== old ==
Design fpm, start of the top module:
module fpm(
    input [32:1] a,
    input [32:1] b,
    input clk,
    input rst,
    input in_valid,
    output  [32:1] c,
    output out_valid
    );
For scale: about 5,000 flip-flops, ~100 I/O pins, roughly 150,000 µm² of cells after synthesis.
clock: 3.02 ns
lec_check: 0
cap_margin: 5
core_margin: 2
core_utilization: 66
cts_cluster_diameter: 374
cts_cluster_size: 31
setup_slack_margin: 0.87
slew_margin: 20
run.sh (not shown) runs the stock make flow with config.mk's settings and CLKGATE_MAP_FILE=.
In old the implementation completed, yet the final layout does not meet the checks, the culprit being setup timing.
The following lists how new was set up differently from old:
diff --git a/flow/config.mk b/flow/config.mk
--- a/flow/config.mk
+++ b/flow/config.mk
@@ -6,5 +6,5 @@
 export NUM_CORES = 4
 export LEC_CHECK = 0
-export CAP_MARGIN = 5
+export CAP_MARGIN = 20
 export CORE_MARGIN = 2
 export CORE_UTILIZATION = 66
==> flow/constraint.sdc <==
create_clock -name core_clock -period 3.28 [get_ports {clk}]
set_input_delay 0.6560 -clock core_clock [delete_from_list [all_inputs] [get_ports {clk}]]
set_output_delay 0.6560 -clock core_clock [all_outputs]
set_load 0.01 [all_outputs]
[summary]
- new: all stages done; final checks FAILED (setup timing).
- Highest ir drop seen on vdd: old and new compared, higher one is old
- From old to new, total of hold buffers inserted after clock tree synthesis did not move at all.
- Re antenna diode count: old was lower than new.
- In new relative to old, non-clock buffer count had gone down by more than a quarter.
- The global-route wire length before repair on new is in line with that on old.
- In the tables for old and new, remaining max-slew budget at the tightest pin reads higher with old.
- Overall track demand over capacity in global routing: new vs old, no meaningful difference

## v18
Starting RTL as in the previous note.
Settings: LEC_CHECK=0, ABC_AREA=1, CAP_MARGIN=20, CORE_MARGIN=2, CORE_UTILIZATION=40, SETUP_SLACK_MARGIN=-0.16, SLEW_MARGIN=20; clock period 5.0 ns.
### v18 -> v56
# v18
export LEC_CHECK = 0
export ABC_AREA = 1
export CAP_MARGIN = 20
export CORE_MARGIN = 2
export CORE_UTILIZATION = 40
export SETUP_SLACK_MARGIN = -0.16
export SLEW_MARGIN = 20
create_clock -name core_clock -period 5.0 [get_ports {clk}]
# v56
export LEC_CHECK = 0
export CAP_MARGIN = 20
export CORE_MARGIN = 2
export CORE_UTILIZATION = 66
export CTS_CLUSTER_DIAMETER = 209
export SLEW_MARGIN = 20
create_clock -name core_clock -period 3.94 [get_ports {clk}]
Notes after the runs:
- Where final worst slack is concerned, v18 is better than v56.
- In the metrics for v56 and v18, the one carrying the lower relative area change from synthesis to final layout is v56.
- v56 against v18: wire length of the first global-routing pass shrank by 6.5%; power went up about 27%; overall die width saw a decrease; mean post-synth cell area went up; final weighted congestion in routability-driven placement rose by about 5%.
#### Input delta (v20 over v56)
# v56
export LEC_CHECK = 0
export CAP_MARGIN = 20
export CORE_MARGIN = 2
export CORE_UTILIZATION = 66
export CTS_CLUSTER_DIAMETER = 209
export SLEW_MARGIN = 20
create_clock -name core_clock -period 3.94 [get_ports {clk}]
# v20
export LEC_CHECK = 0
export CAP_MARGIN = 5
export CORE_MARGIN = 2
export CORE_UTILIZATION = 66
export CTS_CLUSTER_DIAMETER = 374
export CTS_CLUSTER_SIZE = 31
export SETUP_SLACK_MARGIN = 0.87
export SLEW_MARGIN = 20
export TNS_END_PERCENT = 5
create_clock -name core_clock -period 3.02 [get_ports {clk}]
[summary]
- v20: complete, dirty (setup timing)
- Compared with v56, v20 shows a final area that is 4.5% lower.
- v20 vs v56: fraction of power spent switching nets up in v20
- Re via count: v56 was higher than v20.
- Comparing v20 against v56, there is no change at all in distinct cell type count of the synthesized netlist.
- v56 ended up with c[18] as its timing endpoint of the critical path; v20 ended up with c[29].
For v10, these inputs were changed with respect to v20:
# v20
export LEC_CHECK = 0
export CAP_MARGIN = 5
export CORE_MARGIN = 2
export CORE_UTILIZATION = 66
export CTS_CLUSTER_DIAMETER = 374
export CTS_CLUSTER_SIZE = 31
export SETUP_SLACK_MARGIN = 0.87
export SLEW_MARGIN = 20
export TNS_END_PERCENT = 5
create_clock -name core_clock -period 3.02 [get_ports {clk}]
# v10
export LEC_CHECK = 0
export CAP_MARGIN = 20
export CORE_MARGIN = 2
export CORE_UTILIZATION = 70
export SLEW_MARGIN = 20
create_clock -name core_clock -period 3.92 [get_ports {clk}]
### Flow results
Across v20 and v10, a clean result was obtained everywhere but in v20.
v20: all stages done; final checks FAILED (setup timing).
As of v10, maximum number of pins on one net before global-route repair had risen by more than a quarter compared to v20.
Across both runs, arrival time reported for the critical path endpoint was lower for v10 than for v20.
v10 ends up with lower proportion of power drawn by combinational gates than v20 does.
Worst-case clock buffer depth: lower on v20
Measured against each other, v10 and v20 differ in via count of the first global-routing pass, the higher figure coming from v10.
Worst hold slack: v10 vs v20 up 0.037 ns
Compared with v20, v10 shows a number of rows created at floorplan that is 5 lower.
Changes observed in v10 relative to v20: detailed-route wire length now larger, number of nets in the layout now larger.

Setup of run F:
fpm again, from the RTL that the note above started with.
## fpm
module fpm(
    input [32:1] a,
    input [32:1] b,
    input clk,
    input rst,
    input in_valid,
    output  [32:1] c,
    output out_valid
    );
make LEC_CHECK=0 CAP_MARGIN=40 CORE_MARGIN=2 CORE_UTILIZATION=72 CTS_CLUSTER_DIAMETER=391 CTS_CLUSTER_SIZE=14 PLACE_DENSITY_LB_ADDON=0.05 SETUP_SLACK_MARGIN=-0.3 SLEW_MARGIN=20 finish   # period 2.89 ns
| run F | all stages done | FAIL | negative setup slack |
Input-level comparison between run M and run F:
-- flow/config.mk --
<<< run F, line 8
export CAP_MARGIN = 40
>>> run M, line 8
export CAP_MARGIN = 20
<<< run F, line 10
export CORE_UTILIZATION = 72
export CTS_CLUSTER_DIAMETER = 391
export CTS_CLUSTER_SIZE = 14
export PLACE_DENSITY_LB_ADDON = 0.05
export SETUP_SLACK_MARGIN = -0.3
>>> run M, line 10
export CORE_UTILIZATION = 61
export CTS_CLUSTER_DIAMETER = 209
export SETUP_SLACK_MARGIN = 0.9
==> flow/constraint.sdc <==
create_clock -name core_clock -period 3.31 [get_ports {clk}]
set_input_delay 0.6620 -clock core_clock [delete_from_list [all_inputs] [get_ports {clk}]]
set_output_delay 0.6620 -clock core_clock [all_outputs]
set_load 0.01 [all_outputs]
==> comparison <==
No crash in run M: every stage finished, but the layout fails its final checks due to negative setup slack.
Switching power share of the total ended up 0.21 points higher on run M than on run F.
Run F -> run M: total power after layout decreased by a few percent
Re post-synth area from yosys stat: no difference whatsoever between run M and run F.
Run F → run M: count of inserted tapcells went up by about 19%; area taken by multi-input logic gates level; final non-filler cell area went up about 3.5%.

## build 92
Starting RTL as in the previous note.
Settings: LEC_CHECK=0, ABC_AREA=1, CAP_MARGIN=20, CORE_MARGIN=2, CORE_UTILIZATION=70, SLEW_MARGIN=20; clock period 2.36 ns.
In build 92 the implementation ran to completion but is not tape-out ready, as the final checks report antenna violations, negative setup slack.
Changes in build 58 relative to build 92:
diff --git a/flow/config.mk b/flow/config.mk
--- a/flow/config.mk
+++ b/flow/config.mk
@@ -7,6 +7,5 @@
 export LEC_CHECK = 0
-export ABC_AREA = 1
 export CAP_MARGIN = 20
 export CORE_MARGIN = 2
-export CORE_UTILIZATION = 70
+export CORE_UTILIZATION = 68
 export SLEW_MARGIN = 20
==> flow/constraint.sdc <==
create_clock -name core_clock -period 3.31 [get_ports {clk}]
set_input_delay 0.6620 -clock core_clock [delete_from_list [all_inputs] [get_ports {clk}]]
set_output_delay 0.6620 -clock core_clock [all_outputs]
set_load 0.01 [all_outputs]
### Flow results
Although build 58 finished all stages, its layout failed final checks on negative setup slack. Taking build 92 as the reference point, the combinational power of build 58 falls by about 47%. Compared with build 92, in build 58 total via count after detailed routing has decreased, instance count of the mapped netlist -4123, area fraction in mux cells neither gained nor lost much. Via count of the first global-routing pass (build 58 over build 92): decrease, about 11%. On maximum number of pins on one net before global-route repair: build 58 sits above build 92. Going from build 92 to build 58, hold slack grows by 0.22 ns. Post-placement worst setup slack | build 58 above build 92. Diff build 92 -> build 58 | power | down by more than a quarter.
[inputs] build 73 vs build 58
diff --git a/flow/config.mk b/flow/config.mk
--- a/flow/config.mk
+++ b/flow/config.mk
@@ -9,3 +9,3 @@
 export CORE_MARGIN = 2
-export CORE_UTILIZATION = 68
+export CORE_UTILIZATION = 35
 export SLEW_MARGIN = 20
==> flow/constraint.sdc <==
create_clock -name core_clock -period 4.8 [get_ports {clk}]
set_input_delay 0.9600 -clock core_clock [delete_from_list [all_inputs] [get_ports {clk}]]
set_output_delay 0.9600 -clock core_clock [all_outputs]
set_load 0.01 [all_outputs]
Notes after the runs:
- Net count reported at finish of build 58 is on par with build 73.
- Build 58 has a higher via count than build 73.
- Build 73 has completed all stages; timing, DRC and antenna checks passed.
- Layout checks on build 58: not met. Flow itself completed; violations: negative setup slack.
- Diff build 58 -> build 73: wire length of the first global-routing pass shrank by 6800 microns; synthesized cell count flat.
- Summary of build 73 over build 58: mean number of vias per cell now smaller; power per cell area now smaller; internal power consumption went down; post-synthesis simple-gate area fraction was more or less identical.
- In the metrics for build 73 and build 58, the one carrying the higher clock network fraction of total power is build 58.

Starting RTL as in the previous note.
make LEC_CHECK=0 ABC_AREA=1 CAP_MARGIN=5 CELL_PAD_IN_SITES_DETAIL_PLACEMENT=1 CORE_ASPECT_RATIO=1.92 CORE_MARGIN=8 CORE_UTILIZATION=35 HOLD_SLACK_MARGIN=-0.02 SLEW_MARGIN=20 TNS_END_PERCENT=55 finish   # period 7.22 ns
Change:
- ABC_AREA: 1 -> not set
- CAP_MARGIN: 5 -> 20
- CELL_PAD_IN_SITES_DETAIL_PLACEMENT: 1 -> not set
- CORE_ASPECT_RATIO: 1.92 -> not set
- CORE_MARGIN: 8 -> 2
- CORE_UTILIZATION: 35 -> 58
- CTS_CLUSTER_DIAMETER: not set -> 209
- HOLD_SLACK_MARGIN: -0.02 -> not set
- SETUP_SLACK_MARGIN: not set -> -0.35
- TNS_END_PERCENT: 55 -> not set
- clock period: 7.22 -> 3.69 ns (I/O delays scaled with it)
What happened: This time the run produced a layout that fails on setup timing. Sequential share of layout area rises by 1.8 points. Register-to-register slack loses 2.5 ns. Cell area drops by 3.2%. Synthesized cell count went down by 24%. Global-route usage increases by 5.7 points. Setup slack is worse by 1.3 ns.
No activity file was given, so power comes from the tool's default toggle rates.
